==> inputs of exp/ember <==
==> flow/design.v (excerpt) <==
module brain_m(clk, rst, distance, mode, start, E, color, OE, shape);
clock: 10.0 ns
lec_check: 0
abc_area: 1
cap_margin: 20
cell_pad_in_sites_global_placement: 1
core_aspect_ratio: 0.5
core_margin: 2
core_utilization: 68
cts_cluster_diameter: 253
cts_cluster_size: 98
place_density: 0.39
setup_slack_margin: 2.48
slew_margin: 20
run.sh (not shown) runs the stock make flow with config.mk's settings and CLKGATE_MAP_FILE=.
==> inputs of exp/juniper, as changes to exp/ember <==
- ABC_AREA: 1 -> not set
- CELL_PAD_IN_SITES_GLOBAL_PLACEMENT: 1 -> not set
- CORE_ASPECT_RATIO: 0.5 -> not set
- CORE_UTILIZATION: 68 -> 63
- CTS_CLUSTER_DIAMETER: 253 -> not set
- CTS_CLUSTER_SIZE: 98 -> not set
- PLACE_DENSITY: 0.39 -> not set
- SETUP_SLACK_MARGIN: 2.48 -> not set
==> flow/constraint.sdc (replaced) <==
create_clock -name core_clock -period 4.58 [get_ports {clk}]
set_input_delay 0.9160 -clock core_clock [delete_from_list [all_inputs] [get_ports {clk}]]
set_output_delay 0.9160 -clock core_clock [all_outputs]
set_load 0.01 [all_outputs]
==> inputs of exp/zinc, as changes to exp/ember <==
- ABC_AREA: 1 -> not set
- CELL_PAD_IN_SITES_GLOBAL_PLACEMENT: 1 -> 0
- CORE_ASPECT_RATIO: 0.5 -> not set
- CORE_UTILIZATION: 68 -> 72
- CTS_CLUSTER_DIAMETER: 253 -> 390
- CTS_CLUSTER_SIZE: 98 -> not set
- PLACE_DENSITY: 0.39 -> not set
- PLACE_DENSITY_LB_ADDON: not set -> 0.0
- SETUP_SLACK_MARGIN: 2.48 -> -0.26
- SLEW_MARGIN: 20 -> 25
- TNS_END_PERCENT: not set -> 5
==> flow/constraint.sdc (replaced) <==
create_clock -name core_clock -period 3.71 [get_ports {clk}]
set_input_delay 0.7420 -clock core_clock [delete_from_list [all_inputs] [get_ports {clk}]]
set_output_delay 0.7420 -clock core_clock [all_outputs]
set_load 0.01 [all_outputs]
==> inputs of exp/lagoon, as changes to exp/ember <==
- ABC_AREA: 1 -> not set
- CELL_PAD_IN_SITES_GLOBAL_PLACEMENT: 1 -> not set
- CORE_ASPECT_RATIO: 0.5 -> not set
- CORE_UTILIZATION: 68 -> 64
- CTS_CLUSTER_DIAMETER: 253 -> not set
- CTS_CLUSTER_SIZE: 98 -> not set
- PLACE_DENSITY: 0.39 -> not set
- SETUP_SLACK_MARGIN: 2.48 -> not set
==> flow/constraint.sdc (replaced) <==
create_clock -name core_clock -period 4.84 [get_ports {clk}]
set_input_delay 0.9680 -clock core_clock [delete_from_list [all_inputs] [get_ports {clk}]]
set_output_delay 0.9680 -clock core_clock [all_outputs]
set_load 0.01 [all_outputs]
==> results <==
- exp/ember failed in global placement without I/O, error GPL-0301. exp/lagoon ran to the end with no violations. exp/zinc finished but fails on negative setup slack. exp/juniper finished but failed the layout checks on antenna violations.
- Worst hold slack: exp/zinc < exp/juniper < exp/lagoon.
- Between exp/juniper and exp/zinc, the lower sequential power is in exp/juniper (gap 19%, measured against exp/zinc).
- Clock power, highest first: exp/zinc, exp/juniper, exp/lagoon.
- Final area, highest first: exp/zinc, exp/juniper, exp/lagoon.
- The lowest cell count belongs to exp/zinc, the highest to exp/juniper.

==> inputs of job 5531 <==
Starting RTL as in the previous note.
make LEC_CHECK=0 ABC_AREA=0 CAP_MARGIN=20 CELL_PAD_IN_SITES_DETAIL_PLACEMENT=1 CORE_ASPECT_RATIO=0.83 CORE_MARGIN=8 CORE_UTILIZATION=64 CTS_CLUSTER_DIAMETER=288 GPL_TIMING_DRIVEN=0 HOLD_SLACK_MARGIN=0.01 PLACE_DENSITY=0.84 SETUP_SLACK_MARGIN=2.14 SLEW_MARGIN=5 TNS_END_PERCENT=15 finish   # period 10.0 ns
==> inputs of job 8152, as changes to job 5531 <==
==> flow/config.mk (replaced) <==
export PLATFORM = sky130hd
export DESIGN_NAME = brain_m
export DESIGN_NICKNAME = brain_m
export VERILOG_FILES = /design/flow/design.v
export SDC_FILE = /design/flow/constraint.sdc
export NUM_CORES = 4
export LEC_CHECK = 0
export CAP_MARGIN = 20
export CORE_MARGIN = 2
export CORE_UTILIZATION = 40
export PLACE_DENSITY = 0.6
export SLEW_MARGIN = 20
==> flow/constraint.sdc (replaced) <==
create_clock -name core_clock -period 9.74 [get_ports {clk}]
set_input_delay 1.9480 -clock core_clock [delete_from_list [all_inputs] [get_ports {clk}]]
set_output_delay 1.9480 -clock core_clock [all_outputs]
set_load 0.01 [all_outputs]
==> inputs of job 8247, as changes to job 5531 <==
==> flow/config.mk (replaced) <==
export PLATFORM = sky130hd
export DESIGN_NAME = brain_m
export DESIGN_NICKNAME = brain_m
export VERILOG_FILES = /design/flow/design.v
export SDC_FILE = /design/flow/constraint.sdc
export NUM_CORES = 4
export LEC_CHECK = 0
export CAP_MARGIN = 20
export CORE_MARGIN = 2
export CORE_UTILIZATION = 72
export PLACE_DENSITY_LB_ADDON = 0.01
export SLEW_MARGIN = 20
==> flow/constraint.sdc (replaced) <==
create_clock -name core_clock -period 4.02 [get_ports {clk}]
set_input_delay 0.8040 -clock core_clock [delete_from_list [all_inputs] [get_ports {clk}]]
set_output_delay 0.8040 -clock core_clock [all_outputs]
set_load 0.01 [all_outputs]
==> qor summary <==
|  | job 5531 | job 8152 | job 8247 |
|---|---|---|---|
| Outcome | did not finish | timing/DRC/antenna clean | finished with violations |
| Last stage reached | global routing (5_1_grt) | - | - |
| Violated checks | - | - | setup timing |
| Die Ht | 387 um | 519 um | 388 um |
| Clock distribution power | - | 11.1 mW | 24.3 mW |
| Register fraction of the total cell area | - | 47.4% | 47.8% |
| Final core utilization | - | 44.8% | 80.5% |
| Final sequential cell count | - | 2616 | 2616 |
| Worst reg-to-reg path cell count | - | 10 | 13 |
| Cell Count, Final, Fillers Out | - | 14400 | 12900 |
| Met2 Routed Length | - | 133000 um | 137000 um |
| Pre-antenna DRT Iters | - | 8 | 6 |
| Worst setup path endpoint | - | shape[0] | shape[2] |
| Clock network area share | - | 8.18% | 7.24% |
| TritonCTS clock tree | - | yes | yes |
| Largest stage delay on the critical path | - | 0.87 ns | 0.63 ns |
| Maximum buffer depth of the clock tree | 3 | 4 | 3 |
| Net total in the final layout | - | 10800 | 11000 |
| Setup TNS Final | - | 0 ns | -0.387 ns |
Power is estimated from default activity; no workload was simulated.
